==> flow/design.v <==
module apb_slave (
	input  wire sys_clk,
	input  wire sys_rst_n,
	input  wire tim_psel,
	input  wire tim_penable,
	input  wire tim_pwrite,
	output wire tim_pready,
	output wire wr_en,
	output wire rd_en
);
	reg  apb_access;
	wire apb_access_pre;
	assign wr_en          = tim_pready  & tim_pwrite;
	assign rd_en          = tim_pready  & ~tim_pwrite;
	assign tim_pready     = apb_access  & tim_penable;
	assign apb_access_pre = tim_penable & tim_psel;
	always @(posedge sys_clk, negedge sys_rst_n) begin
		if (!sys_rst_n) begin
			apb_access <= 1'b0;
		end else begin
			apb_access <= apb_access_pre;
		end
	end
endmodule
module counter (
	input  wire sys_clk,
	input  wire sys_rst_n,
	input  wire timer_en,
	input  wire div_en,
	input  wire [3:0]  div_val,
	input  wire [63:0] cnt_tdr,
	input  wire cnt_tdr_en,
	input  wire cnt_clr,
	input  wire timer_en_nedge,
	input  wire halt_en,
	output reg  [63:0] count,
	output reg  cnt_update
);
	reg  [63:0] cnt_pre;
	wire cnt_en;
	wire pulse;
	reg  [7:0]  sub_cnt;
	wire [7:0]  sub_cnt_pre;
	reg  [7:0]  sub_cnt_cmp;
	wire sub_cnt_clr;
	wire sub_cnt_en;
	assign cnt_en = ~halt_en && timer_en && (!div_en || (div_val==0) || pulse );
	always @(posedge sys_clk, negedge sys_rst_n) begin
		if (!sys_rst_n) begin
			cnt_update <= 1'b0;
		end else begin
			cnt_update <= cnt_en;
		end
	end
	always @(*) begin
		if( ((cnt_clr & cnt_en) | timer_en_nedge) & (~halt_en) ) begin
			cnt_pre = 64'h0;
		end else begin
			if (cnt_tdr_en) begin
				cnt_pre = cnt_tdr;
			end else begin
				if (cnt_en) begin
					cnt_pre = count + 1;
				end else begin
					cnt_pre = count;
				end
			end
		end
	end
	always @(posedge sys_clk, negedge sys_rst_n) begin
		if (!sys_rst_n) begin
			count <= 64'b0;
		end else begin
			count <= cnt_pre;
		end
	end
	always @(*) begin
		case (div_val)
			4'h0: sub_cnt_cmp = 8'd0;
			4'h2: sub_cnt_cmp = 8'd3;
			4'h3: sub_cnt_cmp = 8'd7;
			4'h4: sub_cnt_cmp = 8'd15;
			4'h5: sub_cnt_cmp = 8'd31;
			4'h6: sub_cnt_cmp = 8'd63;
			4'h7: sub_cnt_cmp = 8'd127;
			4'h8: sub_cnt_cmp = 8'd255;
			default: sub_cnt_cmp = 8'd1;
		endcase
	end
	assign pulse       = sub_cnt == sub_cnt_cmp;
	assign sub_cnt_pre = sub_cnt_clr ? 8'h0 : sub_cnt_en ? sub_cnt+1 : sub_cnt;
	assign sub_cnt_clr = ~halt_en & (~timer_en | ~div_en | pulse);
	assign sub_cnt_en  = ~halt_en & timer_en & div_en & (div_val!=0);
	always @(posedge sys_clk, negedge sys_rst_n) begin
		if (!sys_rst_n) begin
			sub_cnt <= 8'b0;
		end else begin
			sub_cnt <= sub_cnt_pre;
		end
	end
endmodule
module register (
	input  wire sys_clk,
	input  wire sys_rst_n,
	input  wire wr_en,
	input  wire rd_en,
	input  wire [11:0] tim_paddr,
	input  wire [31:0] tim_pwdata,
	input  wire [3:0]  tim_pstrb,
	output reg  [31:0] tim_prdata,
	output wire tim_pslverr,
	output wire tim_int,
	input  wire dbg_mode,
	input  wire cnt_update,
	input  wire [63:0] count,
	output wire timer_en,
	output wire div_en,
	output wire [3:0]  div_val,
	output wire [63:0] cnt_tdr,
	output wire cnt_tdr_en,
	output wire cnt_clr,
	output wire timer_en_nedge,
	output wire halt_en
);
	reg  [31:0] TCR_reg;
	reg  [31:0] TDR0_reg;
	reg  [31:0] TDR1_reg;
	reg  [31:0] TCMP0_reg;
	reg  [31:0] TCMP1_reg;
	reg  [31:0] TIER_reg;
	reg  [31:0] TISR_reg;
	reg  [31:0] THCSR_reg;
	wire [5:0]  TCR_pre;
	reg  [31:0] TDR0_pre;
	reg  [31:0] TDR1_pre;
	wire [31:0] TCMP0_pre;
	wire [31:0] TCMP1_pre;
	wire THCSR_pre;
	wire TIER_pre;
	wire TISR_pre;
	wire TCR_sel0;
	wire TCR_sel1;
	wire TDR0_sel;
	wire TDR1_sel;
	wire TCMP0_sel;
	wire TCMP1_sel;
	wire TIER_sel;
	wire TISR_clr;
	wire TISR_set;
	wire THCSR_sel;
	wire prohibit_err;
	wire div_en_err;
	wire div_val_err;
	reg  timer_en_next;
	function [31:0] strobe_merge;
		input [3:0]  pstrb;
		input [31:0] pwdata;
		input [31:0] data_reg;
		reg   [31:0] mask;
		begin
			mask = {{8{pstrb[3]}},
				{8{pstrb[2]}},
				{8{pstrb[1]}},
				{8{pstrb[0]}}};
			strobe_merge = (pwdata & mask) | (data_reg & (~mask));
		end
	endfunction
	assign timer_en    = TCR_reg[0];
	assign div_en      = TCR_reg[1];
	assign div_val     = TCR_reg[11:8];
	assign cnt_tdr     = {TDR1_pre,TDR0_pre};
	assign cnt_tdr_en  = TDR0_sel | TDR1_sel;
	assign cnt_clr     = TISR_set;
	assign halt_en     = dbg_mode & THCSR_reg[0];
	assign tim_int     = TIER_reg[0] & TISR_reg[0];
	assign div_en_err  = TCR_sel0 & TCR_reg[0] & (TCR_reg[1] !== tim_pwdata[1]);
	assign div_val_err = TCR_sel1 & TCR_reg[0] & (TCR_reg[11:8] !== tim_pwdata[11:8]);
	assign prohibit_err= TCR_sel1 & (tim_pwdata[11:8]>4'h8);
	assign tim_pslverr = div_en_err | div_val_err | prohibit_err;
	assign TCR_sel0     = wr_en & (tim_paddr === 12'h0) & tim_pstrb[0];
	assign TCR_sel1     = wr_en & (tim_paddr === 12'h0) & tim_pstrb[1];
	assign TCR_pre[1:0] = TCR_sel0 & ~tim_pslverr ? tim_pwdata[1:0]  : TCR_reg[1:0];
	assign TCR_pre[5:2] = TCR_sel1 & ~tim_pslverr ? tim_pwdata[11:8] : TCR_reg[11:8];
	assign timer_en_nedge = timer_en_next & (~timer_en);
	always @(posedge sys_clk, negedge sys_rst_n) begin
		if (!sys_rst_n) begin
			timer_en_next <= 1'b0;
		end else begin
			timer_en_next <= timer_en;
		end
	end
	assign TDR0_sel = wr_en & (tim_paddr === 12'h4);
	always @(*) begin
		if(TDR0_sel) begin
			TDR0_pre = strobe_merge(tim_pstrb,tim_pwdata,TDR0_reg);
		end else begin
			if (timer_en_nedge) begin
				TDR0_pre = 32'h0;
			end else begin
				if (cnt_update) begin
					TDR0_pre = count[31:0];
				end else begin
					TDR0_pre = TDR0_reg;
				end
			end
		end
	end
	assign TDR1_sel  = wr_en & (tim_paddr === 12'h8);
	always @(*) begin
		if(TDR1_sel) begin
			TDR1_pre = strobe_merge(tim_pstrb,tim_pwdata,TDR1_reg);
		end else begin
			if (timer_en_nedge) begin
				TDR1_pre = 32'h0;
			end else begin
				if (cnt_update) begin
					TDR1_pre = count[63:32];
				end else begin
					TDR1_pre = TDR1_reg;
				end
			end
		end
	end
	assign TCMP0_sel = wr_en & (tim_paddr === 12'hC);
	assign TCMP0_pre = TCMP0_sel ? strobe_merge(tim_pstrb,tim_pwdata,TCMP0_reg) : TCMP0_reg;
	assign TCMP1_sel = wr_en & (tim_paddr === 12'h10);
	assign TCMP1_pre = TCMP1_sel ? strobe_merge(tim_pstrb,tim_pwdata,TCMP1_reg) : TCMP1_reg;
	assign TIER_sel  = wr_en & tim_pstrb[0] & (tim_paddr === 12'h14);
	assign TIER_pre  = TIER_sel ? tim_pwdata[0] : TIER_reg[0];
	assign TISR_clr  = wr_en & tim_pstrb[0] & tim_pwdata[0] & (tim_paddr === 12'h18);
	assign TISR_set  = count === {TCMP1_reg,TCMP0_reg};
	assign TISR_pre  = TISR_clr ? 1'b0 : ( TISR_set ? 1'b1 : TISR_reg[0]);
	assign THCSR_sel    = wr_en & tim_pstrb[0] & (tim_paddr === 12'h1C);
	assign THCSR_pre    = THCSR_sel ? tim_pwdata[0] : THCSR_reg[0];
	always @(*) begin
		if (rd_en) begin
			case (tim_paddr)
				12'h00: tim_prdata = TCR_reg;
				12'h04: tim_prdata = TDR0_reg;
				12'h08: tim_prdata = TDR1_reg;
				12'h0C: tim_prdata = TCMP0_reg;
				12'h10: tim_prdata = TCMP1_reg;
				12'h14: tim_prdata = TIER_reg;
				12'h18: tim_prdata = TISR_reg;
				12'h1C: tim_prdata = THCSR_reg;
				default: tim_prdata = 32'h0;
			endcase
		end else begin
			tim_prdata = 32'h0;
		end
	end
	always @(posedge sys_clk, negedge sys_rst_n) begin
		if (!sys_rst_n) begin
			TCR_reg <= 32'h0000_0100;
		end else begin
			TCR_reg[1:0]  <= TCR_pre[1:0];
			TCR_reg[11:8] <= TCR_pre[5:2];
		end
	end
	always @(posedge sys_clk, negedge sys_rst_n) begin
		if (!sys_rst_n) begin
			TDR0_reg <= 32'h0;
		end else begin
			TDR0_reg <= TDR0_pre;
		end
	end
	always @(posedge sys_clk, negedge sys_rst_n) begin
		if (!sys_rst_n) begin
			TDR1_reg <= 32'h0;
		end else begin
			TDR1_reg <= TDR1_pre;
		end
	end
	always @(posedge sys_clk, negedge sys_rst_n) begin
		if (!sys_rst_n) begin
			TCMP0_reg <= 32'hFFFF_FFFF;
		end else begin
			TCMP0_reg <= TCMP0_pre;
		end
	end
	always @(posedge sys_clk, negedge sys_rst_n) begin
		if (!sys_rst_n) begin
			TCMP1_reg <= 32'hFFFF_FFFF;
		end else begin
			TCMP1_reg <= TCMP1_pre;
		end
	end
	always @(posedge sys_clk, negedge sys_rst_n) begin
		if (!sys_rst_n) begin
			TIER_reg <= 32'h0;
		end else begin
			TIER_reg[0] <= TIER_pre;
		end
	end
	always @(posedge sys_clk, negedge sys_rst_n) begin
		if (!sys_rst_n) begin
			TISR_reg <= 32'h0;
		end else begin
			TISR_reg[0] <= TISR_pre;
		end
	end
	always @(posedge sys_clk, negedge sys_rst_n) begin
		if (!sys_rst_n) begin
			THCSR_reg <= 32'h0;
		end else begin
			THCSR_reg[0] <= THCSR_pre;
			THCSR_reg[1] <= dbg_mode & THCSR_reg[0];
		end
	end
endmodule
module timer_top (
	input  wire sys_clk,
	input  wire sys_rst_n,
	input  wire tim_psel,
	input  wire tim_penable,
	input  wire tim_pwrite,
	input  wire [11:0] tim_paddr,
	input  wire [31:0] tim_pwdata,
	input  wire [3:0]  tim_pstrb,
	output wire [31:0] tim_prdata,
	output wire tim_pslverr,
	output wire tim_pready,
	output wire tim_int,
	input  wire dbg_mode
);
	wire wr_en;
	wire rd_en;
	wire timer_en;
	wire div_en;
	wire [3:0]  div_val;
	wire [63:0] cnt_tdr;
	wire cnt_tdr_en;
	wire cnt_clr;
	wire timer_en_nedge;
	wire [63:0] count;
	wire cnt_update;
	wire halt_en;
	apb_slave apb_slave_u(
		.sys_clk        (sys_clk        ),
		.sys_rst_n      (sys_rst_n      ),
		.tim_psel       (tim_psel       ),
		.tim_penable    (tim_penable    ),
		.tim_pwrite     (tim_pwrite     ),
		.tim_pready     (tim_pready     ),
		.wr_en          (wr_en          ),
		.rd_en          (rd_en          )
	);	
	register register_u (
		.sys_clk        (sys_clk        ),
		.sys_rst_n      (sys_rst_n      ),
		.wr_en          (wr_en          ),
		.rd_en          (rd_en          ),
		.tim_paddr      (tim_paddr      ),
		.tim_pwdata     (tim_pwdata     ),
		.tim_prdata     (tim_prdata     ),
		.tim_pstrb      (tim_pstrb      ),
		.tim_pslverr    (tim_pslverr    ),
		.tim_int        (tim_int        ),
		.dbg_mode       (dbg_mode       ),
		.timer_en       (timer_en       ),
		.div_en         (div_en         ),
		.div_val        (div_val        ),
		.cnt_tdr        (cnt_tdr        ),
		.cnt_tdr_en     (cnt_tdr_en     ),	
		.cnt_clr        (cnt_clr        ),
		.timer_en_nedge (timer_en_nedge ),
		.count          (count          ),
		.cnt_update     (cnt_update     ),
		.halt_en        (halt_en        )
	);
	counter counter_u (
		.sys_clk        (sys_clk        ),
		.sys_rst_n      (sys_rst_n      ),
		.timer_en       (timer_en       ),
		.div_en         (div_en         ),
		.div_val        (div_val        ),
		.cnt_tdr        (cnt_tdr        ),
		.cnt_tdr_en     (cnt_tdr_en     ),	
		.timer_en_nedge (timer_en_nedge ),
		.cnt_clr        (cnt_clr        ),
		.count          (count          ),
		.cnt_update     (cnt_update     ),
		.halt_en        (halt_en        )
	);
endmodule
==> flow/run.sh <==
#!/bin/bash
# the make line also repeats each setting of config.mk as NAME=value (left out here)
make -C /OpenROAD-flow-scripts/flow DESIGN_CONFIG=/design/flow/config.mk WORK_HOME=/design/flow/orfs CLKGATE_MAP_FILE= finish
==> flow/config.mk <==
export PLATFORM = sky130hd
export DESIGN_NAME = timer_top
export DESIGN_NICKNAME = timer_top
export VERILOG_FILES = /design/flow/design.v
export SDC_FILE = /design/flow/constraint.sdc
export NUM_CORES = 4
export LEC_CHECK = 0
export CAP_MARGIN = 20
export CORE_MARGIN = 2
export CORE_UTILIZATION = 72
export CTS_CLUSTER_DIAMETER = 202
export CTS_CLUSTER_SIZE = 14
export PLACE_DENSITY_LB_ADDON = 0.29
export SETUP_SLACK_MARGIN = 0.27
export SLEW_MARGIN = 20
==> flow/constraint.sdc <==
create_clock -name core_clock -period 3.33 [get_ports {sys_clk}]
set_input_delay 0.6660 -clock core_clock [delete_from_list [all_inputs] [get_ports {sys_clk}]]
set_output_delay 0.6660 -clock core_clock [all_outputs]
set_load 0.01 [all_outputs]
==> results of run 1 <==
## stage by stage
| step | util (%) | hold WS, ns | std cells | worst slack [ns] | power, uW |
|---|---|---|---|---|---|
| 6_report | 88.04 | 0.1596 | 1651 | 0.03697 | 4979 |
| 4_1_cts | 86.05 | 0.1993 | 1647 | 0.2191 | 4924 |
| 5_1_grt | 88.04 | 0.2191 | 1651 | -0.009182 | 5083 |
| 3_3_place_gp | 82.85 | 0.5111 | 1604 | -0.4376 | 2909 |
| 3_5_place_dp | 82.85 | 0.5189 | 1604 | -0.4990 | 2915 |
| 2_1_floorplan | - | 0.3519 | 1310 | 0.3318 | 2729 |
## area by class of cell
| type | instances | area share [%] |
|---|---|---|
| Clock inverter | 1 | 0.1022 |
| Tap cell | 229 | 1.799 |
| Sequential cell | 213 | 34.02 |
| Multi-Input combinational cell | 986 | 49.08 |
| Inverter | 13 | 0.3065 |
| Clock buffer | 29 | 3.222 |
| Timing Repair Buffer | 180 | 11.47 |
## per-layer routing
metal,wire length (microns),vias up,track usage (%),part of all wire (%)
met2,20740,1301,66.17,44
met5,0,-,0,0
met1,15860,6065,56.10,33
met3,7047,383,13.68,15
met4,3913,0,28.81,8.2
li1,-,5009,-,-
## repair_timing
item | in CTS | in global routing
endpoints found under the setup margin | 33 | 51
gates cloned | 1 | 0
resized | 180 | 70
buffers inserted | 12 | 4
pin swaps | 23 | 20
==> flow_summary.toml, run 1 <==
# yosys + openroad results
[layout]
areaGrowthSynthToFinish_pct = 19.53
comb_area_sq_um = 7815
fillCellCount = 765
final_nets = 1469
regArea_sq_um = 5416
finalInstanceArea_sq_um = 15920

[pwr]
p_int_uw = 3780
pg_seq_uw = 2600
switchingPower_uw = 1199
power_density_nw_per_um2 = 312.7
seqPwrFrac_pct = 52.2
top_power_group = "sequential cells"
power_frac_clock_pct = 42.1
ir_drop_mv = 0.3967
p_leak_uw = 0.006955
comb_power_uw = 284
p_sw_share_pct = 24.07
p_clk_uw = 2100
p_comb_share_pct = 5.7

[yosys]
yosysSeqAreaShare_pct = 40.62
async_reset_ff_share_pct = 100.0
ys.flop_type = "dfrtp_1"
edf_count = 0
ys_area_sq_um = 13320
top_logic_kind = "multiplexers"
synth_cell_types = 68
ys_sh_xor_pct = 9.073
yosysWarnings = 3
synth_area_leader_cell = "dfrtp_1"
yosys-top-cells-count = "dfrtp_1, a21oi_1, mux2_2, xor2_1, nor2_1"
syn_nets = 1366
fa_ha_area_share_pct = 0.1878
ys_sh_simple_pct = 15.22
synthesis.area_sq_um = 13320
syn_area_per_cell_sq_um = 10.17
synthAoiAreaFrac_pct = 13.83
synth_flop_count = 213
yosysMostFrequentCell = "dfrtp_1"
mux_share_pct = 17.43
ys_cells = 1310
synth_top_area_share_pct = 27.80
syn_inst = 1310
topCellsByArea = "dfrtp_1, dfstp_2, mux2_2"

[place]
dp_hpwl_microns = 27340
portBuffers = 88
place_area_sq_um = 14980
gp_congestion = 0.9839

[grt]
grt_max_degree = 71
first_global_vias = 12440
grt_overflow = 0
antenna_found_initial = 0
grt_pass1_wl_microns = 68450
grtUsageTotal_pct = 44.26

[timing]
fin_skew_ns = 0.02135
slew_headroom_pct = 46.78
fmax_ghz = 0.3037
setup_violations = 0
fin_crit_sh_pct = 98.89
rsz0062_at_grt = "true"
worst_slew_pin_slew_ns = 0.7910
slew_violations = 0
hold_viol = 0
setup_tns_ns = 0
layout_min_cycle_time_ns = 3.293

[setup_path]
required_ns = 2.66
worstReg2RegEnd = "counter_u.count[50]$_DFFE_PN0P_"
critical_path_class = "input port to primary output"
cp_cell_sequence = "clkdlybuf4s50_1 > inv_2 > and4_1 > and2_1 > buf_12 > buf_12 > a22oi_1 > a21oi_2 > buf_2"
crit_arrival_ns = 2.63
cpMaxStageDelayCell = "clkdlybuf4s50_1"
critPathMaxFanout = 8
slowest_delay_ns = 0.51
reg2reg_depth = 10
worstSetupStartpointType = "input port"
path_delay_family = "buffers and inverters"
crit_top_cell = "buf_12"
cp.depth = 9
reg2reg_setup_slack_ns = 0.19
crit_path_end = "tim_prdata[12]"
cp_num_buf_inv = 5
critPathLaunch = "tim_paddr[4]"
worst_setup_path_end_kind = "primary output"

[detailed_routing]
first_pass_iters = 27
vias = 12760
wl_per_cell_microns = 28.81
drtIter0Drc = 1944
drt_wl_total_microns = 47560
num_antenna_cells = 0
vias_per_cell = 7.727
drc_errors = 0
ant_nets = 0

[die]
coreArea_sq_um = 18090
fp-utilization_pct = 73.66
die_w_microns = 140.0
rows = 49
pin_count = 89
die_y_microns = 140.0
die-area_sq_um = 19610

[cts]
cts-root-buf = "clkbuf_16"
cts_buffer_depth = 3
htreeDepth = 1
ctsHoldBuffers = 0
cts_made_buffers = 19
cts_tree = "yes"
clock_latency_ns = 0.51
clock_sinks = 213
clkTransAtPathRegs_ns = 0.07

[flow_run]
tool_warnings = 29
maxCapViolCount = 0

[run_status]
status = "timing/DRC/antenna clean"

[worst_hold_path]
hold_class = "input port to asynchronous set/reset pin"
==> run 2: changes to the inputs <==
CAP_MARGIN = 40   (was 20)
CELL_PAD_IN_SITES_DETAIL_PLACEMENT = 1   (was not set)
CORE_ASPECT_RATIO = 0.51   (was not set)
CORE_UTILIZATION = 53   (was 72)
CTS_CLUSTER_DIAMETER = 39   (was 202)
CTS_CLUSTER_SIZE = 45   (was 14)
GPL_ROUTABILITY_DRIVEN = 1   (was not set)
MAX_ROUTING_LAYER = met4   (was not set)
MIN_ROUTING_LAYER = met1   (was not set)
PLACE_DENSITY_LB_ADDON = 0.19   (was 0.29)
SETUP_SLACK_MARGIN = -0.27   (was 0.27)
clock period = 8.45 ns   (was 3.33 ns; I/O delays follow)
==> run 2 against run 1 <==
Against the previous run: sequential share of layout area rose by 1.1 points; area after synthesis did not move; non-clock buffer count fell by 60; clock power fell by 47%; core utilization fell by 26 points; sequential cell count did not move; register-to-register slack improved by 4.5 ns; routed wire length rose by 24%; design area fell by 3.2%; critical path type unchanged; largest power group is now the clock network.
==> flow_summary.toml, run 2 <==
# yosys + openroad results
[setup_path]
timing.rr.start = "counter_u.count[10]$_DFFE_PN0P_"
crit_top_cell = "clkdlybuf4s50_1"
cp.depth = 7
critPathLaunch = "tim_paddr[2]"
crit_path_end = "tim_prdata[26]"
required_ns = 6.76
slowest_delay_ns = 0.81
crit_arrival_ns = 5.22
cp_num_buf_inv = 3
cpMaxStageDelayCell = "clkdlybuf4s50_1"
critical_path_class = "input port to primary output"
critPathMaxFanout = 16
worstReg2RegEnd = "counter_u.count[24]$_DFFE_PN0P_"
cp_cell_sequence = "clkdlybuf4s50_1 > nor2b_1 > and2_1 > buf_4 > a22oi_1 > a21oi_1 > clkdlybuf4s50_1"
worstSetupStartpointType = "input port"
reg2reg_setup_slack_ns = 4.71
path_delay_family = "buffers and inverters"
reg2reg_depth = 9
worst_setup_path_end_kind = "primary output"

[pwr]
p_sw_share_pct = 26.70
p_int_uw = 1656
seqPwrFrac_pct = 45.4
comb_power_uw = 116
switchingPower_uw = 603.3
p_comb_share_pct = 5.2
pg_seq_uw = 1020
p_leak_uw = 0.006608
top_power_group = "the clock network"
power_density_nw_per_um2 = 146.5
power_frac_clock_pct = 49.5
ir_drop_mv = 0.1187
p_clk_uw = 1120

[cts]
htreeDepth = 1
ctsHoldBuffers = 0
cts_made_buffers = 24
clock_latency_ns = 0.57
clock_sinks = 213
cts_buffer_depth = 3
cts-root-buf = "clkbuf_16"
post_cts_buffers = 0
cts_tree = "yes"
cts-resized-gates = 0
clkTransAtPathRegs_ns = 0.07

[timing]
fin_crit_sh_pct = 81.75
hold_slack_ns = 0.5664
setup_violations = 0
slew_violations = 0
fin_skew_ns = 0.04059
setup_ws_ns = 1.542
worst_slew_pin_slew_ns = 0.8813
rsz0062_at_grt = "false"
fmax_ghz = 0.1448
setup_tns_ns = 0
hold_viol = 0
slew_headroom_pct = 40.70
layout_min_cycle_time_ns = 6.908

[grt]
antenna_found_initial = 1
grtUsageTotal_pct = 44.03
grt_pass1_wl_microns = 82480
grt_overflow = 0
first_global_vias = 12350
grt_max_degree = 77

[yosys]
ys.flop_type = "dfrtp_1"
synthesis.area_sq_um = 13320
synth_top_area_share_pct = 27.80
mux_share_pct = 17.43
ys_cells = 1310
ys_sh_simple_pct = 15.22
edf_count = 0
syn_nets = 1366
synth_flop_count = 213
ys_area_sq_um = 13320
synth_cell_types = 68
syn_inst = 1310
yosysSeqAreaShare_pct = 40.62
synth_area_leader_cell = "dfrtp_1"
async_reset_ff_share_pct = 100.0
yosysWarnings = 3
top_logic_kind = "multiplexers"
synthAoiAreaFrac_pct = 13.83
fa_ha_area_share_pct = 0.1878
syn_area_per_cell_sq_um = 10.17
yosysMostFrequentCell = "dfrtp_1"
yosys-top-cells-count = "dfrtp_1, a21oi_1, mux2_2, xor2_1, nor2_1"
ys_sh_xor_pct = 9.073
topCellsByArea = "dfrtp_1, dfstp_2, mux2_2"

[die]
die_y_microns = 117.2
die-area_sq_um = 26490
die_w_microns = 226
pin_count = 89
coreArea_sq_um = 24670
rows = 41
fp-utilization_pct = 53.99

[worst_hold_path]
holdPathStages = 1
hp-start = "register_u.TIER_reg[0]$_DFFE_PN0P_"
hold_path_end = "register_u.TIER_reg[0]$_DFFE_PN0P_"
hold_class = "flip-flop to flip-flop"

[layout]
areaGrowthSynthToFinish_pct = 15.75
fillCellCount = 2622
final_nets = 1414
utilization_pct = 62.49

[detailed_routing]
wl_per_cell_microns = 34.24
ant_nets = 0
drt_wl_total_microns = 58970
drtIter0Drc = 1992
vias = 12750
drc_errors = 0
vias_per_cell = 7.403
first_pass_iters = 8

[flow_run]
tool_warnings = 26
maxCapViolCount = 0

[place]
place_ws_ns = 1.678
portBuffers = 88
dp_hpwl_microns = 37700
gp_congestion = 0.9779

[run_status]
status = "timing/DRC/antenna clean"
## run 2: metrics by stage
step	instances	total power, uW	area (sq um)
final	1722	2260	15420
after global routing	1722	2296	15420
after CTS	1717	2239	15360
after detailed placement	1673	1152	14550
after global placement	1666	1148	14430
after floorplan	1310	1075	13320
## run 2: area by class of cell
cell class                      count  area, sq um  area share (%)
Multi-Input combinational cell    986         7488           48.56
Sequential cell                   213         5413           35.10
Timing Repair Buffer              120         1225           7.944
Clock buffer                       30        675.6           4.382
Tap cell                          344        430.4           2.791
Clock inverter                     14        133.9          0.8682
Inverter                           13        48.80          0.3165
Antenna cell                        2        5.005         0.03246
## run 2: metal layers
| layer | track usage (%) | part of all wire (%) |
|---|---|---|
| met3 | 17.87 | 15 |
| met2 | 61.29 | 40 |
| met5 | - | 0 |
| met4 | 12.94 | 5.3 |
| met1 | 58.61 | 39 |
==> run 3: changes to the inputs <==
ABC_AREA = 0   (was not set)
CAP_MARGIN = 15   (was 40)
CELL_PAD_IN_SITES_DETAIL_PLACEMENT = not set   (was 1)
CORE_ASPECT_RATIO = not set   (was 0.51)
CORE_UTILIZATION = 72   (was 53)
CTS_CLUSTER_DIAMETER = 214   (was 39)
CTS_CLUSTER_SIZE = not set   (was 45)
GPL_ROUTABILITY_DRIVEN = not set   (was 1)
GPL_TIMING_DRIVEN = 1   (was not set)
HOLD_SLACK_MARGIN = -0.05   (was not set)
MAX_ROUTING_LAYER = not set   (was met4)
PLACE_DENSITY_LB_ADDON = not set   (was 0.19)
SETUP_SLACK_MARGIN = -0.5   (was -0.27)
SLEW_MARGIN = 35   (was 20)
TNS_END_PERCENT = 95   (was not set)
clock period = 6.57 ns   (was 8.45 ns; I/O delays follow)
==> run 3 against run 2 <==
Against the previous run: routed wire length down 32%; design area shrank 1.8%; critical path type unchanged; clock power rose by 22%; largest cell class unchanged; sequential cell count did not move.
==> flow_summary.toml, run 3 <==
# yosys + openroad results
[run_status]
status = "timing/DRC/antenna clean"

[cts]
cts_made_buffers = 24
cts_tree = "yes"
cts_buffer_depth = 3
clock_latency_ns = 0.54
clkTransAtPathRegs_ns = 0.06
cts-resized-gates = 0
post_cts_buffers = 0
ctsHoldBuffers = 0
cts-root-buf = "clkbuf_16"
htreeDepth = 1
clock_sinks = 213

[flow_run]
maxCapViolCount = 0
tool_warnings = 30

[detailed_routing]
ant_nets = 0
drt_wl_total_microns = 39840
num_antenna_cells = 0
first_pass_iters = 25
drc_errors = 0
vias = 11340
vias_per_cell = 7.114
wl_per_cell_microns = 24.99
drtIter0Drc = 1185

[pwr]
pg_seq_uw = 1320
p_int_uw = 2194
power_density_nw_per_um2 = 186.3
ir_drop_mv = 0.2394
power_frac_clock_pct = 48.7
switchingPower_uw = 626.3
p_clk_uw = 1370
p_comb_share_pct = 4.6
seqPwrFrac_pct = 46.8
p_leak_uw = 0.006526
p_sw_share_pct = 22.20
comb_power_uw = 129
top_power_group = "the clock network"
total_power_uw = 2821

[grt]
first_global_vias = 11220
antenna_found_initial = 0
grt_max_degree = 116
grt_pass1_wl_microns = 62620
grtUsageTotal_pct = 40.66
grt_overflow = 0

[die]
coreArea_sq_um = 18090
die_y_microns = 140.0
die-area_sq_um = 19610
rows = 49
fp-utilization_pct = 73.66
pin_count = 89
die_w_microns = 140.0

[yosys]
ys.flop_type = "dfrtp_1"
ys_sh_simple_pct = 15.22
ys_cells = 1310
yosys-top-cells-count = "dfrtp_1, a21oi_1, mux2_2, xor2_1, nor2_1"
yosysSeqAreaShare_pct = 40.62
synthesis.area_sq_um = 13320
topCellsByArea = "dfrtp_1, dfstp_2, mux2_2"
synthAoiAreaFrac_pct = 13.83
ys_area_sq_um = 13320
synth_flop_count = 213
ys_sh_xor_pct = 9.073
async_reset_ff_share_pct = 100.0
syn_nets = 1366
yosysMostFrequentCell = "dfrtp_1"
synth_cell_types = 68
top_logic_kind = "multiplexers"
synth_top_area_share_pct = 27.80
syn_inst = 1310
syn_area_per_cell_sq_um = 10.17
fa_ha_area_share_pct = 0.1878
edf_count = 0
yosysWarnings = 3
synth_area_leader_cell = "dfrtp_1"
mux_share_pct = 17.43

[setup_path]
critPathLaunch = "tim_paddr[6]"
crit_arrival_ns = 4.30
required_ns = 5.26
crit_path_end = "tim_prdata[25]"
crit_top_cell = "clkdlybuf4s50_1"
critical_path_class = "input port to primary output"
cp.depth = 6
cp_cell_sequence = "clkdlybuf4s50_1 > nor4_1 > nand3_1 > or3b_2 > a21oi_1 > clkdlybuf4s50_1"
cp_num_buf_inv = 2
slowest_delay_ns = 0.94
reg2reg_depth = 8
path_delay_family = "simple AND/OR/NAND/NOR gates"
worstReg2RegEnd = "counter_u.count[13]$_DFFE_PN0P_"
worst_setup_path_end_kind = "primary output"
critPathMaxFanout = 32
worstSetupStartpointType = "input port"
cpMaxStageDelayCell = "or3b_2"
reg2reg_setup_slack_ns = 2.69
timing.rr.start = "counter_u.count[10]$_DFFE_PN0P_"

[layout]
comb_area_sq_um = 7496
regArea_sq_um = 5413
areaGrowthSynthToFinish_pct = 13.66
fillCellCount = 1065
instances_no_fill = 1594
final_nets = 1403

[timing]
layout_min_cycle_time_ns = 5.618
fin_skew_ns = 0.03272
setup_tns_ns = 0
slew_violations = 0
slew_headroom_pct = 34.65
worst_slew_pin_slew_ns = 0.9802
rsz0062_at_grt = "false"
fmax_ghz = 0.1780
hold_viol = 0
setup_violations = 0
fin_crit_sh_pct = 85.51

[worst_hold_path]
hold_path_end = "register_u.THCSR_reg[0]$_DFFE_PN0P_"
hp-start = "register_u.THCSR_reg[0]$_DFFE_PN0P_"
holdPathStages = 1
hold_class = "flip-flop to flip-flop"

[place]
portBuffers = 88
dp_hpwl_microns = 25240
dp.cells = 1550
gp_congestion = 0.9133
## run 3: layout make-up
type                    instances  area share (%)
clock buffers                  40           4.760
flip-flops and latches        213           35.75
multi-input cells             986           49.51
repair buffers                109           7.231
inverters                      13          0.3223
clock inverters                 4          0.5371
well taps                     229           1.892
## run 3: metrics by stage
step / cell area [sq um] / setup slack, ns / util [%] / hold slack [ns]
after global placement: 14290 / 1.099 / 79.00 / 0.5213
after floorplan: 13320 / 2.129 / - / 0.3519
final: 15140 / 0.9518 / 83.71 / 0.5536
after CTS: 15140 / 1.002 / 83.71 / 0.5415
after detailed placement: 14340 / 1.017 / 79.28 / 0.5287
after global routing: 15140 / 0.7606 / 83.71 / 0.5760
## run 3: metal layers
| layer | global-route usage (%) | up-vias | wire (microns) |
|---|---|---|---|
| li1 | - | 4911 | - |
| met1 | 54.34 | 5583 | 15520 |
| met2 | 63.91 | 689 | 18110 |
| met3 | 9.231 | 156 | 4138 |
| met4 | 18.61 | 0 | 2065 |
| met5 | 0 | - | 0 |
==> run 4: changes to the inputs <==
MAX_ROUTING_LAYER = met4   (was not set)
SETUP_SLACK_MARGIN = 0.79   (was -0.5)
clock period = 6.95 ns   (was 6.57 ns; I/O delays follow)
==> run 4 against run 3 <==
Against the previous run: sequential power fell by 5%; sequential cell count did not move; sequential share of layout area barely moved; power fell by 2.4%; design area rose by 0.12%; critical endpoint is now tim_prdata[12]; critical path depth rose by 1.
==> flow_summary.toml, run 4 <==
# yosys + openroad results
[run_status]
status = "timing/DRC/antenna clean"

[setup_path]
critical_path_class = "input port to primary output"
worstReg2RegEnd = "counter_u.count[32]$_DFFE_PN0P_"
reg2reg_depth = 8
cp_num_buf_inv = 3
worst_setup_path_end_kind = "primary output"
crit_path_end = "tim_prdata[12]"
path_delay_family = "buffers and inverters"
cp.depth = 7
cpMaxStageDelayCell = "clkdlybuf4s50_1"
crit_top_cell = "clkdlybuf4s50_1"
worstSetupStartpointType = "input port"
critPathLaunch = "tim_paddr[2]"
crit_arrival_ns = 4.34
required_ns = 5.56
critPathMaxFanout = 27
cp_cell_sequence = "clkdlybuf4s50_1 > nor2b_1 > and2_1 > buf_4 > a22oi_1 > a21oi_1 > clkdlybuf4s50_1"
slowest_delay_ns = 0.80
reg2reg_setup_slack_ns = 3.30

[yosys]
synth_top_area_share_pct = 27.80
async_reset_ff_share_pct = 100.0
yosysMostFrequentCell = "dfrtp_1"
synth_area_leader_cell = "dfrtp_1"
ys_sh_simple_pct = 15.22
synth_cell_types = 68
synth_flop_count = 213
ys_sh_xor_pct = 9.073
mux_share_pct = 17.43
topCellsByArea = "dfrtp_1, dfstp_2, mux2_2"
top_logic_kind = "multiplexers"
yosysWarnings = 3
yosys-top-cells-count = "dfrtp_1, a21oi_1, mux2_2, xor2_1, nor2_1"
ys.flop_type = "dfrtp_1"
synthesis.area_sq_um = 13320
syn_area_per_cell_sq_um = 10.17
ys_area_sq_um = 13320
yosysSeqAreaShare_pct = 40.62
syn_nets = 1366
ys_cells = 1310
synthAoiAreaFrac_pct = 13.83
syn_inst = 1310
edf_count = 0
fa_ha_area_share_pct = 0.1878

[pwr]
power_density_nw_per_um2 = 181.5
seqPwrFrac_pct = 45.3
top_power_group = "the clock network"
power_frac_clock_pct = 50.3
p_comb_share_pct = 4.4
p_sw_share_pct = 21.77
pg_seq_uw = 1250
comb_power_uw = 120
ir_drop_mv = 0.2382
p_leak_uw = 0.006557
switchingPower_uw = 599.1
p_clk_uw = 1390
p_int_uw = 2153
total_power_uw = 2752

[detailed_routing]
ant_nets = 0
num_antenna_cells = 0
wl_per_cell_microns = 24.83
first_pass_iters = 25
vias_per_cell = 7.166
drc_errors = 0
drt_wl_total_microns = 39480
vias = 11390
drtIter0Drc = 1269

[cts]
cts-root-buf = "clkbuf_16"
ctsHoldBuffers = 0
clock_latency_ns = 0.53
clock_sinks = 213
cts-resized-gates = 0
htreeDepth = 1
clkTransAtPathRegs_ns = 0.06
cts_tree = "yes"
post_cts_buffers = 0
cts_buffer_depth = 3
cts_made_buffers = 24

[timing]
layout_min_cycle_time_ns = 5.725
fin_crit_sh_pct = 82.38
slew_violations = 0
fmax_ghz = 0.1747
rsz0062_at_grt = "false"
worst_slew_pin_slew_ns = 0.9713
setup_violations = 0
hold_viol = 0
fin_skew_ns = 0.02567
setup_ws_ns = 1.225
slew_headroom_pct = 35.25
setup_tns_ns = 0

[layout]
utilization_pct = 83.81
finalInstanceArea_sq_um = 15160
areaGrowthSynthToFinish_pct = 13.79
final_nets = 1399

[die]
die-area_sq_um = 19610
die_y_microns = 140.0
die_w_microns = 140.0
coreArea_sq_um = 18090
pin_count = 89
rows = 49
fp-utilization_pct = 73.66

[grt]
grt_pass1_wl_microns = 61930
grt_overflow = 0
grtUsageTotal_pct = 41.34
first_global_vias = 11000
grt_max_degree = 130
antenna_found_initial = 0

[place]
portBuffers = 88
dp_hpwl_microns = 24390
gp_congestion = 0.9297
place_ws_ns = 1.211
place_area_sq_um = 14290

[flow_run]
tool_warnings = 32
maxCapViolCount = 0

[worst_hold_path]
hold_class = "flip-flop to flip-flop"
holdPathStages = 1
hold_path_end = "register_u.TIER_reg[0]$_DFFE_PN0P_"
hp-start = "register_u.TIER_reg[0]$_DFFE_PN0P_"
==> run 4: per-layer routing <==
metal | GRT usage (%) | share of wire (%) | wire length, microns | vias to the layer above
met5 | - | 0 | 0 | -
met4 | 18.39 | 4.6 | 1835 | 0
met3 | 8.239 | 10 | 4002 | 155
met2 | 61.65 | 45 | 17900 | 745
met1 | 55.43 | 40 | 15740 | 5607
li1 | - | - | - | 4887
==> run 4: stage by stage <==
stage | hold slack [ns] | cells
finish | 0.5421 | 1590
global route | 0.5703 | 1590
floorplan | 0.3519 | 1310
detailed placement | 0.5238 | 1546
CTS | 0.5373 | 1590
global placement | 0.5124 | 1546
==> run 4: final cells by class <==
cell class | count | area (sq um)
multi-input combinational | 986 | 7503
sequential | 213 | 5413
fill | 1104 | 2928
timing repair buffer | 105 | 1037
clock buffer | 34 | 708.2
tap | 229 | 286.5
clock inverter | 10 | 161.4
inverter | 13 | 48.80
==> run 5: changes to the inputs <==
ABC_AREA = 1   (was 0)
CAP_MARGIN = 20   (was 15)
CORE_UTILIZATION = 71   (was 72)
CTS_CLUSTER_DIAMETER = not set   (was 214)
CTS_CLUSTER_SIZE = 14   (was not set)
GPL_TIMING_DRIVEN = not set   (was 1)
HOLD_SLACK_MARGIN = not set   (was -0.05)
MAX_ROUTING_LAYER = not set   (was met4)
MIN_ROUTING_LAYER = not set   (was met1)
PLACE_DENSITY = 0.6   (was not set)
SETUP_SLACK_MARGIN = not set   (was 0.79)
SLEW_MARGIN = 20   (was 35)
TNS_END_PERCENT = not set   (was 95)
clock period = 3.62 ns   (was 6.95 ns; I/O delays follow)
==> run 5 against run 4 <==
Against the previous run: largest cell class unchanged; core utilization down 1.5 points; worst hold slack worse by 0.34 ns; routed wire length up 53%; die size up 18%; sequential power up 93%; sequential share of layout area down 5.3 points; still clean on timing, DRC and antenna; count of clock-buffer cells in the layout unchanged; global-route usage up 9.9 points; critical path type unchanged; clock skew down 0.0076 ns.
==> flow_summary.toml, run 5 <==
# yosys + openroad results
[detailed_routing]
vias = 18310
ant_nets = 0
drtIter0Drc = 3410
wl_per_cell_microns = 21.40
first_pass_iters = 9
drt_wl_total_microns = 60570
vias_per_cell = 6.469
drc_errors = 0

[pwr]
ir_drop_mv = 0.3354
p_clk_uw = 2650
pg_seq_uw = 2410
total_power_uw = 5358
switchingPower_uw = 1288
top_power_group = "the clock network"
seqPwrFrac_pct = 45.1
p_leak_uw = 0.008966
p_comb_share_pct = 5.5
comb_power_uw = 294
power_frac_clock_pct = 49.4
p_int_uw = 4070
p_sw_share_pct = 24.04
power_density_nw_per_um2 = 301.2

[die]
fp-utilization_pct = 71.78
coreArea_sq_um = 21620
die_y_microns = 151.8
die-area_sq_um = 23060
pin_count = 89
die_w_microns = 151.8
rows = 54

[yosys]
ys_area_sq_um = 15520
syn_nets = 2520
async_reset_ff_share_pct = 100.0
fa_ha_area_share_pct = 0.1613
synth_flop_count = 213
ys_sh_simple_pct = 34.84
yosysMostFrequentCell = "nand2_1"
syn_area_per_cell_sq_um = 6.298
synthesis.area_sq_um = 15520
yosysWarnings = 3
synth_top_area_share_pct = 23.87
yosys-top-cells-count = "nand2_1, inv_1, nor2_1, o21ai_0, dfrtp_1"
top_logic_kind = "simple AND/OR/NAND/NOR gates"
yosysSeqAreaShare_pct = 34.87
syn_inst = 2464
synth_area_leader_cell = "dfrtp_1"
mux_share_pct = 0
synth_cell_types = 45
topCellsByArea = "dfrtp_1, nand2_1, dfstp_2"
synthAoiAreaFrac_pct = 15.02
ys_cells = 2464
ys.flop_type = "dfrtp_1"
ys_sh_xor_pct = 3.894
edf_count = 0

[worst_hold_path]
hold_class = "input port to asynchronous set/reset pin"

[setup_path]
cpMaxStageDelayCell = "clkdlybuf4s50_1"
path_delay_family = "buffers and inverters"
cp.depth = 12
cp_cell_sequence = "clkdlybuf4s50_1 > nor2_1 > nand2_2 > nor2_4 > nand2_1 > inv_1 > nor2_1 > nand4_1 > nand3_1 > buf_12 > a41oi_1 > dlygate4sd2_1"
reg2reg_setup_slack_ns = 0.37
slowest_delay_ns = 0.40
timing.rr.start = "counter_u.count[60]$_DFFE_PN0P_"
critical_path_class = "input port to primary output"
worstSetupStartpointType = "input port"
critPathMaxFanout = 32
worst_setup_path_end_kind = "primary output"
reg2reg_depth = 15
cp_num_buf_inv = 4
crit_top_cell = "nor2_1"
critPathLaunch = "tim_paddr[9]"
worstReg2RegEnd = "counter_u.count[8]$_DFFE_PN0P_"
crit_path_end = "tim_prdata[12]"
crit_arrival_ns = 2.76
required_ns = 2.90

[place]
portBuffers = 88
gp_congestion = 1.080
dp.cells = 2784
place_ws_ns = -0.09663
dp_hpwl_microns = 43310

[timing]
hold_viol = 0
setup_tns_ns = 0
setup_ws_ns = 0.1325
fin_skew_ns = 0.01809
layout_min_cycle_time_ns = 3.488
slew_headroom_pct = 34.35
hold_slack_ns = 0.2000
fin_crit_sh_pct = 96.34
slew_violations = 0
setup_violations = 0
fmax_ghz = 0.2867
worst_slew_pin_slew_ns = 0.9848

[cts]
ctsHoldBuffers = 0
cts-root-buf = "clkbuf_16"
clkTransAtPathRegs_ns = 0.06
cts_made_buffers = 25
clock_sinks = 213
htreeDepth = 1
cts_tree = "yes"
clock_latency_ns = 0.55
cts_buffer_depth = 3
post_cts_buffers = 0

[grt]
antenna_found_initial = 1
grt_pass1_wl_microns = 94230
first_global_vias = 17300
grt_overflow = 0
grtUsageTotal_pct = 51.25
grt_max_degree = 109

[run_status]
status = "timing/DRC/antenna clean"

[flow_run]
tool_warnings = 31
maxCapViolCount = 0

[layout]
final_nets = 2587
fillCellCount = 1489
areaGrowthSynthToFinish_pct = 14.61
instances_no_fill = 2830
run 5: through the flow:
| step | area (sq um) | utilization (%) |
|---|---|---|
| CTS | 17730 | 81.99 |
| finish | 17790 | 82.26 |
| global placement | 16900 | 78.17 |
| floorplan | 15520 | - |
| detailed placement | 16900 | 78.17 |
| global route | 17780 | 82.25 |
run 5: what timing repair did:
action	CTS	global route
cloned	0	0
pin swaps	2	2
resized	23	22
setup endpoints to repair	27	16
run 5: layout make-up:
class                      count  area (sq um)  area share [%]
tap                          280         350.3           1.970
clock inverter                11         140.1          0.7879
clock buffer                  34         699.4           3.932
antenna                        1         2.502         0.01407
sequential                   213          5413           30.43
multi-input combinational   1821          8387           47.15
timing repair buffer         167          1655           9.307
inverter                     303          1139           6.402
run 5: metal layers:
metal  vias up  global-route usage [%]  routed length, microns
met5         -                       0                       0
met4         0                   21.36                    3482
met3       370                   20.28                   10650
met2      1750                   74.35                   24750
met1      8285                   68.71                   21690
li1       7902                       -                       -
==> run 6: changes to the inputs <==
ABC_AREA = not set   (was 1)
CELL_PAD_IN_SITES_DETAIL_PLACEMENT = 1   (was not set)
CORE_ASPECT_RATIO = 0.51   (was not set)
CORE_UTILIZATION = 40   (was 71)
CTS_CLUSTER_DIAMETER = 39   (was not set)
CTS_CLUSTER_SIZE = 45   (was 14)
GPL_ROUTABILITY_DRIVEN = 0   (was not set)
MIN_ROUTING_LAYER = met2   (was not set)
SETUP_SLACK_MARGIN = -0.27   (was not set)
clock period = 3.61 ns   (was 3.62 ns; I/O delays follow)
==> run 6 against run 5 <==
Against the previous run: the flow now stops in global routing; area after synthesis down 14%; synthesized cell count down 47%; die size up 51%.
==> flow_summary.toml, run 6 <==
# physical design summary
[yosys]
syn_inst = 1310
ys_sh_simple_pct = 15.22
async_reset_ff_share_pct = 100.0
yosysMostFrequentCell = "dfrtp_1"
ys.flop_type = "dfrtp_1"
synth_area_leader_cell = "dfrtp_1"
synth_flop_count = 213
ys_area_sq_um = 13320
yosysWarnings = 3
yosysSeqAreaShare_pct = 40.62
synth_top_area_share_pct = 27.80
topCellsByArea = "dfrtp_1, dfstp_2, mux2_2"
synthesis.area_sq_um = 13320
syn_nets = 1366
ys_sh_xor_pct = 9.073
syn_area_per_cell_sq_um = 10.17
mux_share_pct = 17.43
yosys-top-cells-count = "dfrtp_1, a21oi_1, mux2_2, xor2_1, nor2_1"
fa_ha_area_share_pct = 0.1878
synthAoiAreaFrac_pct = 13.83
edf_count = 0
synth_cell_types = 68
top_logic_kind = "multiplexers"
ys_cells = 1310

[place]
dp.cells = 1823
place_ws_ns = -0.3811
dp_hpwl_microns = 40230
portBuffers = 88

[grt]
grtUsageTotal_pct = 56.68
grt_overflow = 41

[cts]
cts-root-buf = "clkbuf_16"
htreeDepth = 1
cts_buffer_depth = 3
ctsHoldBuffers = 0
post_cts_buffers = 0
clock_sinks = 213
cts_made_buffers = 31

[die]
rows = 47
die-area_sq_um = 34860
pin_count = 89
die_w_microns = 259.5
fp-utilization_pct = 40.89
coreArea_sq_um = 32580
die_y_microns = 134.3

[run_status]
error_line = "[ERROR GRT-0116] Global routing finished with congestion. Check the congestion regions in the DRC Viewer."
status = "stopped before the end"
haltStage = "global routing"
-- run 6: repair_timing --
| item | CTS |
|---|---|
| endpoints found under the hold margin | 0 |
| gates resized | 9 |
| setup endpoints to repair | 23 |
| pin swaps | 1 |
-- run 6: stage by stage --
step	power (uW)	hold slack, ns	util [%]	cell area (sq um)
after CTS	5693	0.1742	49.87	16250
after detailed placement	2715	0.5394	46.74	15230
after global placement	2710	0.5207	46.74	15230
after floorplan	2517	0.3519	-	13320
-- run 6: metal layers --
| metal | GRT overflow | GRT usage [%] |
|---|---|---|
| met1 | - | - |
| met2 | 1 | 57.42 |
| met3 | 33 | 71.09 |
| met4 | 0 | 30.72 |
| met5 | 7 | 56.67 |
==> run 7: changes to the inputs <==
CELL_PAD_IN_SITES_DETAIL_PLACEMENT = not set   (was 1)
CORE_ASPECT_RATIO = 0.87   (was 0.51)
CORE_UTILIZATION = 51   (was 40)
CTS_CLUSTER_DIAMETER = 346   (was 39)
CTS_CLUSTER_SIZE = 27   (was 45)
GPL_ROUTABILITY_DRIVEN = 1   (was 0)
GPL_TIMING_DRIVEN = 1   (was not set)
MAX_ROUTING_LAYER = met4   (was not set)
PLACE_DENSITY = not set   (was 0.6)
PLACE_DENSITY_LB_ADDON = 0.2   (was not set)
SETUP_SLACK_MARGIN = not set   (was -0.27)
TNS_END_PERCENT = 100   (was not set)
clock period = 4.14 ns   (was 3.61 ns; I/O delays follow)
==> run 7 against run 6 <==
Against the previous run: the run now finishes clean; area after synthesis is the same; die size shrank 21%; synthesized cell count is the same.
==> flow_summary.toml, run 7 <==
# yosys + openroad results
[die]
die_w_microns = 177.3
die_y_microns = 154.8
pin_count = 89
coreArea_sq_um = 25870
die-area_sq_um = 27430
fp-utilization_pct = 51.48
rows = 55

[grt]
grtUsageTotal_pct = 48.87
grt_overflow = 0
antenna_found_initial = 0
grt_pass1_wl_microns = 65610
grt_max_degree = 127
first_global_vias = 15970

[yosys]
top_logic_kind = "multiplexers"
yosysSeqAreaShare_pct = 40.62
ys_cells = 1310
edf_count = 0
mux_share_pct = 17.43
synth_cell_types = 68
async_reset_ff_share_pct = 100.0
synthesis.area_sq_um = 13320
yosysMostFrequentCell = "dfrtp_1"
synthAoiAreaFrac_pct = 13.83
syn_inst = 1310
ys_area_sq_um = 13320
syn_nets = 1366
synth_flop_count = 213
topCellsByArea = "dfrtp_1, dfstp_2, mux2_2"
syn_area_per_cell_sq_um = 10.17
synth_top_area_share_pct = 27.80
yosysWarnings = 3
fa_ha_area_share_pct = 0.1878
ys_sh_xor_pct = 9.073
ys.flop_type = "dfrtp_1"
ys_sh_simple_pct = 15.22
synth_area_leader_cell = "dfrtp_1"
yosys-top-cells-count = "dfrtp_1, a21oi_1, mux2_2, xor2_1, nor2_1"

[layout]
utilization_pct = 58.79
instances_no_fill = 1703
fillCellCount = 2252
final_nets = 1414
areaGrowthSynthToFinish_pct = 14.19

[timing]
setup_violations = 0
fmax_ghz = 0.2460
hold_viol = 0
setup_tns_ns = 0
layout_min_cycle_time_ns = 4.064
worst_slew_pin_slew_ns = 1.168
slew_headroom_pct = 21.86
fin_skew_ns = 0.01681
slew_violations = 0
rsz0062_at_grt = "false"
fin_crit_sh_pct = 98.18
hold_slack_ns = 0.2963

[worst_hold_path]
hold_class = "input port to asynchronous set/reset pin"

[setup_path]
crit_path_end = "tim_prdata[6]"
critical_path_class = "input port to primary output"
critPathLaunch = "tim_paddr[7]"
cp.depth = 9
worst_setup_path_end_kind = "primary output"
critPathMaxFanout = 12
cp_cell_sequence = "clkdlybuf4s50_1 > nor4_2 > nand3_1 > buf_6 > nor3_4 > buf_8 > a22oi_1 > a21oi_1 > clkdlybuf4s50_1"
reg2reg_depth = 9
worstReg2RegEnd = "counter_u.count[54]$_DFFE_PN0P_"
crit_arrival_ns = 3.24
crit_top_cell = "clkdlybuf4s50_1"
reg2reg_setup_slack_ns = 0.43
worstSetupStartpointType = "input port"
cpMaxStageDelayCell = "clkdlybuf4s50_1"
slowest_delay_ns = 0.55
required_ns = 3.31
timing.rr.start = "register_u.TCR_reg[8]$_DFFE_PN1P_"
path_delay_family = "buffers and inverters"
cp_num_buf_inv = 4

[flow_run]
maxCapViolCount = 0
tool_warnings = 29

[cts]
cts_tree = "yes"
cts_buffer_depth = 3
cts-root-buf = "clkbuf_16"
htreeDepth = 1
clock_latency_ns = 0.49
clock_sinks = 213
clkTransAtPathRegs_ns = 0.11
cts_made_buffers = 11

[detailed_routing]
drtIter0Drc = 3580
drt_wl_total_microns = 43750
vias_per_cell = 8.696
wl_per_cell_microns = 25.69
first_pass_iters = 9
drc_errors = 0
ant_nets = 0
num_antenna_cells = 0
vias = 14810

[pwr]
p_comb_share_pct = 6.1
power_frac_clock_pct = 35.3
p_sw_share_pct = 24.95
total_power_uw = 3570
pg_seq_uw = 2090
ir_drop_mv = 0.2582
power_density_nw_per_um2 = 234.7
switchingPower_uw = 890.8
p_leak_uw = 0.007042
seqPwrFrac_pct = 58.6
p_int_uw = 2679
top_power_group = "sequential cells"
comb_power_uw = 219
p_clk_uw = 1260

[place]
dp_hpwl_microns = 26930
portBuffers = 88
gp_congestion = 1.050
dp.cells = 1684

[run_status]
status = "timing/DRC/antenna clean"
[run 7: final cells by class]
type / count / area, sq um / share of cell area [%]
clock buffer: 15 / 290.3 / 1.908
clock inverter: 1 / 5.005 / 0.03290
timing repair buffer: 133 / 1499 / 9.854
sequential: 213 / 5413 / 35.58
inverter: 13 / 48.80 / 0.3208
tap: 342 / 427.9 / 2.813
multi-input combinational: 986 / 7528 / 49.49
[run 7: layer usage]
| metal | track usage [%] | up-vias | share of wire, % |
|---|---|---|---|
| met5 | - | - | 0 |
| li1 | - | 4844 | - |
| met2 | 54.46 | 4223 | 44 |
| met3 | 64.26 | 609 | 43 |
| met1 | - | 5134 | 0 |
| met4 | 12.65 | 0 | 13 |
[run 7: repair_timing]
item | CTS | global route
gates cloned | 0 | 1
buffers inserted | 0 | 2
hold endpoints to repair | 0 | 0
pin swaps | 1 | 0
endpoints found under the setup margin | 17 | 32
resized | 5 | 38
hold buffers | 0 | 0
[run 7: stage by stage]
stage	cell area, sq um	setup WS [ns]
after floorplan	13320	0.6710
after global placement	14730	-0.04387
after detailed placement	14740	-0.08929
after CTS	15060	-0.01478
after global routing	15210	0.0003453
final	15210	0.07555
==> run 8: changes to the inputs <==
CORE_ASPECT_RATIO = not set   (was 0.87)
CORE_UTILIZATION = 40   (was 51)
CTS_CLUSTER_DIAMETER = 332   (was 346)
CTS_CLUSTER_SIZE = not set   (was 27)
GPL_ROUTABILITY_DRIVEN = 0   (was 1)
GPL_TIMING_DRIVEN = not set   (was 1)
MAX_ROUTING_LAYER = not set   (was met4)
MIN_ROUTING_LAYER = not set   (was met2)
PLACE_DENSITY_LB_ADDON = not set   (was 0.2)
TNS_END_PERCENT = not set   (was 100)
clock period = 6.5 ns   (was 4.14 ns; I/O delays follow)
==> run 8 against run 7 <==
Against the previous run: setup slack improved by 0.78 ns; clock power up about 10%; first-iteration DRC count decreased by 74%; synthesized cell count stayed put; sequential cell count is the same; via count fell by 29%; worst hold slack better by 0.23 ns; power is 19% lower; global-route usage down 25 points; die size grew 27%; core utilization fell by 12 points; critical path type unchanged.
==> flow_summary.toml, run 8 <==
# yosys + openroad results
[place]
portBuffers = 88
dp_hpwl_microns = 26800

[yosys]
top_logic_kind = "multiplexers"
synth_flop_count = 213
topCellsByArea = "dfrtp_1, dfstp_2, mux2_2"
yosysSeqAreaShare_pct = 40.62
ys_area_sq_um = 13320
synth_cell_types = 68
ys.flop_type = "dfrtp_1"
syn_area_per_cell_sq_um = 10.17
synthAoiAreaFrac_pct = 13.83
synth_area_leader_cell = "dfrtp_1"
yosysMostFrequentCell = "dfrtp_1"
ys_sh_simple_pct = 15.22
syn_inst = 1310
fa_ha_area_share_pct = 0.1878
async_reset_ff_share_pct = 100.0
mux_share_pct = 17.43
synthesis.area_sq_um = 13320
yosys-top-cells-count = "dfrtp_1, a21oi_1, mux2_2, xor2_1, nor2_1"
synth_top_area_share_pct = 27.80
edf_count = 0
ys_sh_xor_pct = 9.073
syn_nets = 1366
yosysWarnings = 3
ys_cells = 1310

[die]
pin_count = 89
rows = 66
fp-utilization_pct = 40.74
die_y_microns = 186.5
die-area_sq_um = 34780
die_w_microns = 186.5
coreArea_sq_um = 32700

[timing]
setup_tns_ns = 0
hold_viol = 0
layout_min_cycle_time_ns = 5.647
slew_violations = 0
setup_violations = 0
slew_headroom_pct = 27.43
fin_crit_sh_pct = 86.87
rsz0062_at_grt = "false"
hold_slack_ns = 0.5216
fmax_ghz = 0.1771
worst_slew_pin_slew_ns = 1.089
fin_skew_ns = 0.01252

[setup_path]
required_ns = 5.20
cp_cell_sequence = "clkdlybuf4s50_1 > nor4_1 > nand3_1 > or3b_2 > a21oi_1 > clkdlybuf4s50_1"
path_delay_family = "simple AND/OR/NAND/NOR gates"
critPathMaxFanout = 32
cpMaxStageDelayCell = "or3b_2"
critical_path_class = "input port to primary output"
worstSetupStartpointType = "input port"
crit_path_end = "tim_prdata[21]"
cp_num_buf_inv = 2
critPathLaunch = "tim_paddr[7]"
worst_setup_path_end_kind = "primary output"
worstReg2RegEnd = "counter_u.count[12]$_DFFE_PN0P_"
reg2reg_setup_slack_ns = 2.47
cp.depth = 6
crit_top_cell = "clkdlybuf4s50_1"
slowest_delay_ns = 0.95
reg2reg_depth = 8
crit_arrival_ns = 4.35

[pwr]
comb_power_uw = 130
power_density_nw_per_um2 = 187.0
p_clk_uw = 1410
p_comb_share_pct = 4.5
p_leak_uw = 0.006520
switchingPower_uw = 644.2
total_power_uw = 2876
p_int_uw = 2232
ir_drop_mv = 0.1437
top_power_group = "the clock network"
pg_seq_uw = 1330
power_frac_clock_pct = 49.1
p_sw_share_pct = 22.40
seqPwrFrac_pct = 46.3

[cts]
cts_tree = "yes"
clock_sinks = 213
cts-root-buf = "clkbuf_16"
clock_latency_ns = 0.53
cts_made_buffers = 25
cts-resized-gates = 0
htreeDepth = 1
cts_buffer_depth = 3
post_cts_buffers = 0
ctsHoldBuffers = 0
clkTransAtPathRegs_ns = 0.06

[grt]
grt_pass1_wl_microns = 64540
first_global_vias = 10470
grt_overflow = 0
grt_max_degree = 142
grtUsageTotal_pct = 23.37
antenna_found_initial = 0

[worst_hold_path]
hold_class = "flip-flop to flip-flop"
holdPathStages = 1
hold_path_end = "register_u.TIER_reg[0]$_DFFE_PN0P_"
hp-start = "register_u.TIER_reg[0]$_DFFE_PN0P_"

[layout]
final_nets = 1403
regArea_sq_um = 5413
comb_area_sq_um = 7493
fillCellCount = 3146
utilization_pct = 47.03
areaGrowthSynthToFinish_pct = 15.44

[detailed_routing]
vias_per_cell = 5.859
first_pass_iters = 5
drc_errors = 0
vias = 10580
wl_per_cell_microns = 22.75
num_antenna_cells = 0
ant_nets = 0
drtIter0Drc = 920
drt_wl_total_microns = 41090

[flow_run]
tool_warnings = 30
maxCapViolCount = 0

[run_status]
status = "timing/DRC/antenna clean"
run 8: through the flow:
stage / instances / setup WS (ns) / instance area, sq um
after global routing: 1806 / 0.5547 / 15380
final: 1806 / 0.8533 / 15380
after global placement: 1761 / 0.9610 / 14550
after CTS: 1805 / 0.8406 / 15360
after detailed placement: 1761 / 0.8600 / 14550
after floorplan: 1310 / 2.087 / 13320
run 8: cell type report:
type | instances | area share (%)
clock inverter | 2 | 0.2278
multi-input combinational | 986 | 48.73
inverter | 13 | 0.3173
timing repair buffer | 108 | 6.867
tap | 442 | 3.596
clock buffer | 42 | 5.069
sequential | 213 | 35.20
run 8: metal layers:
metal	GRT usage [%]	part of all wire, %	up-vias
met5	0	0	-
met4	5.647	2.0	0
met3	4.439	6.7	49
met2	36.78	46	330
met1	33.25	46	5309
li1	-	-	4893
==> run 9: changes to the inputs <==
CAP_MARGIN = 35   (was 20)
CELL_PAD_IN_SITES_DETAIL_PLACEMENT = 1   (was not set)
CELL_PAD_IN_SITES_GLOBAL_PLACEMENT = 3   (was not set)
CORE_UTILIZATION = 47   (was 40)
CTS_CLUSTER_SIZE = 21   (was not set)
GPL_ROUTABILITY_DRIVEN = 1   (was 0)
GPL_TIMING_DRIVEN = 0   (was not set)
HOLD_SLACK_MARGIN = 0.15   (was not set)
MIN_ROUTING_LAYER = met2   (was not set)
PLACE_DENSITY_LB_ADDON = 0.06   (was not set)
SETUP_SLACK_MARGIN = -0.12   (was not set)
SLEW_MARGIN = 30   (was 20)
TNS_END_PERCENT = 30   (was not set)
==> run 9 against run 8 <==
Against the previous run: the flow now stops in global placement; synthesized cell count unchanged; die size shrank 15%; area after synthesis is the same.
==> flow_summary.toml, run 9 <==
# physical design summary
[yosys]
yosysSeqAreaShare_pct = 40.62
topCellsByArea = "dfrtp_1, dfstp_2, mux2_2"
fa_ha_area_share_pct = 0.1878
synth_top_area_share_pct = 27.80
top_logic_kind = "multiplexers"
ys_sh_xor_pct = 9.073
synthesis.area_sq_um = 13320
async_reset_ff_share_pct = 100.0
ys_area_sq_um = 13320
syn_inst = 1310
synthAoiAreaFrac_pct = 13.83
ys.flop_type = "dfrtp_1"
edf_count = 0
mux_share_pct = 17.43
syn_nets = 1366
ys_sh_simple_pct = 15.22
synth_area_leader_cell = "dfrtp_1"
yosysMostFrequentCell = "dfrtp_1"
synth_cell_types = 68
ys_cells = 1310
yosys-top-cells-count = "dfrtp_1, a21oi_1, mux2_2, xor2_1, nor2_1"
synth_flop_count = 213
yosysWarnings = 3
syn_area_per_cell_sq_um = 10.17

[run_status]
error_line = "[ERROR FLW-0024] Place density exceeds 1.0 (current PLACE_DENSITY_LB_ADDON =  0.06). Please check if the value of  PLACE_DENSITY_LB_ADDON is between 0 and 0.99."
haltStage = "global placement"
status = "stopped before the end"

[die]
die-area_sq_um = 29710
rows = 61
fp-utilization_pct = 47.82
coreArea_sq_um = 27860
die_w_microns = 172.4
die_y_microns = 172.4
pin_count = 89
==> run 10: changes to the inputs <==
ABC_AREA = 1   (was not set)
CAP_MARGIN = 20   (was 35)
CELL_PAD_IN_SITES_DETAIL_PLACEMENT = not set   (was 1)
CELL_PAD_IN_SITES_GLOBAL_PLACEMENT = not set   (was 3)
CORE_UTILIZATION = 72   (was 47)
CTS_CLUSTER_DIAMETER = not set   (was 332)
CTS_CLUSTER_SIZE = not set   (was 21)
GPL_ROUTABILITY_DRIVEN = not set   (was 1)
GPL_TIMING_DRIVEN = not set   (was 0)
HOLD_SLACK_MARGIN = not set   (was 0.15)
MIN_ROUTING_LAYER = not set   (was met2)
PLACE_DENSITY = 0.78   (was not set)
PLACE_DENSITY_LB_ADDON = not set   (was 0.06)
SETUP_SLACK_MARGIN = not set   (was -0.12)
SLEW_MARGIN = 20   (was 30)
TNS_END_PERCENT = not set   (was 30)
clock period = 3.6 ns   (was 6.5 ns; I/O delays follow)
==> run 10 against run 9 <==
Against the previous run: now clean on timing, DRC and antenna; area after synthesis rose by 16%; synthesized cell count rose by 88%; die size fell by 23%.
==> flow_summary.toml, run 10 <==
# yosys + openroad results
[detailed_routing]
ant_nets = 0
vias_per_cell = 6.437
wl_per_cell_microns = 21.43
drtIter0Drc = 2665
num_antenna_cells = 0
first_pass_iters = 13
drc_errors = 0
vias = 18130
drt_wl_total_microns = 60350

[die]
die_w_microns = 150.8
pin_count = 89
die-area_sq_um = 22740
fp-utilization_pct = 73.59
die_y_microns = 150.8
coreArea_sq_um = 21090
rows = 53

[timing]
slew_violations = 0
setup_ws_ns = 0.08455
fmax_ghz = 0.2845
hold_slack_ns = 0.1725
hold_viol = 0
worst_slew_pin_slew_ns = 1.074
layout_min_cycle_time_ns = 3.515
setup_tns_ns = 0
setup_violations = 0
fin_crit_sh_pct = 97.65
slew_headroom_pct = 28.28
fin_skew_ns = 0.02288

[cts]
cts_buffer_depth = 3
htreeDepth = 1
clock_sinks = 213
cts_tree = "yes"
cts_made_buffers = 25
cts-root-buf = "clkbuf_16"
clkTransAtPathRegs_ns = 0.07
clock_latency_ns = 0.54

[worst_hold_path]
hold_class = "input port to asynchronous set/reset pin"

[yosys]
yosysWarnings = 3
topCellsByArea = "dfrtp_1, nand2_1, dfstp_2"
yosysSeqAreaShare_pct = 34.87
async_reset_ff_share_pct = 100.0
ys.flop_type = "dfrtp_1"
ys_cells = 2464
synthAoiAreaFrac_pct = 15.02
edf_count = 0
syn_nets = 2520
synthesis.area_sq_um = 15520
fa_ha_area_share_pct = 0.1613
synth_area_leader_cell = "dfrtp_1"
syn_area_per_cell_sq_um = 6.298
synth_cell_types = 45
synth_top_area_share_pct = 23.87
ys_sh_simple_pct = 34.84
top_logic_kind = "simple AND/OR/NAND/NOR gates"
ys_area_sq_um = 15520
syn_inst = 2464
yosys-top-cells-count = "nand2_1, inv_1, nor2_1, o21ai_0, dfrtp_1"
synth_flop_count = 213
mux_share_pct = 0
yosysMostFrequentCell = "nand2_1"
ys_sh_xor_pct = 3.894

[pwr]
comb_power_uw = 299
p_sw_share_pct = 24.46
seqPwrFrac_pct = 45.4
power_density_nw_per_um2 = 303.1
top_power_group = "the clock network"
p_comb_share_pct = 5.6
p_clk_uw = 2620
pg_seq_uw = 2430
power_frac_clock_pct = 49.0
p_leak_uw = 0.008801
p_int_uw = 4036
total_power_uw = 5343
switchingPower_uw = 1307
ir_drop_mv = 0.3626

[layout]
fillCellCount = 1377
areaGrowthSynthToFinish_pct = 13.60
final_nets = 2579

[grt]
grt_busiest_layer = "met2"
grt_max_degree = 100
grtUsageTotal_pct = 52.72
grt_use_met1_pct = 65.22
grtUsageMet2_pct = 76.39
grt_pass1_wl_microns = 91820
met3_usage_pct = 25.15
grt_overflow = 0
antenna_found_initial = 1
first_global_vias = 17140

[setup_path]
slowest_delay_ns = 0.47
critPathLaunch = "tim_paddr[4]"
crit_path_end = "tim_prdata[18]"
path_delay_family = "buffers and inverters"
timing.rr.start = "counter_u.count[56]$_DFFE_PN0P_"
crit_arrival_ns = 2.80
worstReg2RegEnd = "counter_u.count[9]$_DFFE_PN0P_"
cp.depth = 12
required_ns = 2.88
critPathMaxFanout = 16
cp_cell_sequence = "clkdlybuf4s50_1 > inv_1 > nand4_1 > nor2_4 > nand2_1 > inv_2 > nor2_1 > nand4_1 > nand3_2 > buf_6 > a41oi_1 > clkdlybuf4s15_1"
worst_setup_path_end_kind = "primary output"
cp_num_buf_inv = 5
critical_path_class = "input port to primary output"
cpMaxStageDelayCell = "clkdlybuf4s50_1"
reg2reg_depth = 15
crit_top_cell = "nand4_1"
reg2reg_setup_slack_ns = 0.87
worstSetupStartpointType = "input port"

[place]
dp_hpwl_microns = 42590
place_ws_ns = -0.2390
gp_congestion = 1.130
portBuffers = 88

[flow_run]
tool_warnings = 29
maxCapViolCount = 0

[run_status]
status = "timing/DRC/antenna clean"
[run 10: repair_timing]
action / CTS / global route
pin swaps: 2 / 1
setup buffers: 2 / 1
setup endpoints to repair: 33 / 16
hold buffers: 0 / 0
gates resized: 34 / 16
[run 10: layout make-up]
type,count,area [sq um],share of cell area (%)
clock buffers,35,745.7,4.230
clock inverters,10,87.58,0.4968
inverters,303,1139,6.458
multi-input cells,1821,8397,47.63
flip-flops and latches,213,5413,30.70
well taps,275,344.1,1.952
repair buffers,159,1504,8.531
[run 10: metal layers]
metal	share of wire, %	routed length, microns
met5	0.14	85
met4	6.5	3941
met3	19	11190
met2	41	24650
met1	34	20480
[run 10: per-stage QoR]
stage / cell area, sq um / utilization [%] / cells
2_1_floorplan: 15520 / - / 2464
3_3_place_gp: 16740 / 79.36 / 2768
3_5_place_dp: 16740 / 79.36 / 2768
4_1_cts: 17590 / 83.39 / 2815
5_1_grt: 17630 / 83.60 / 2816
6_report: 17630 / 83.60 / 2816
Power figures rest on the tool's default switching activity, not on a simulated workload.
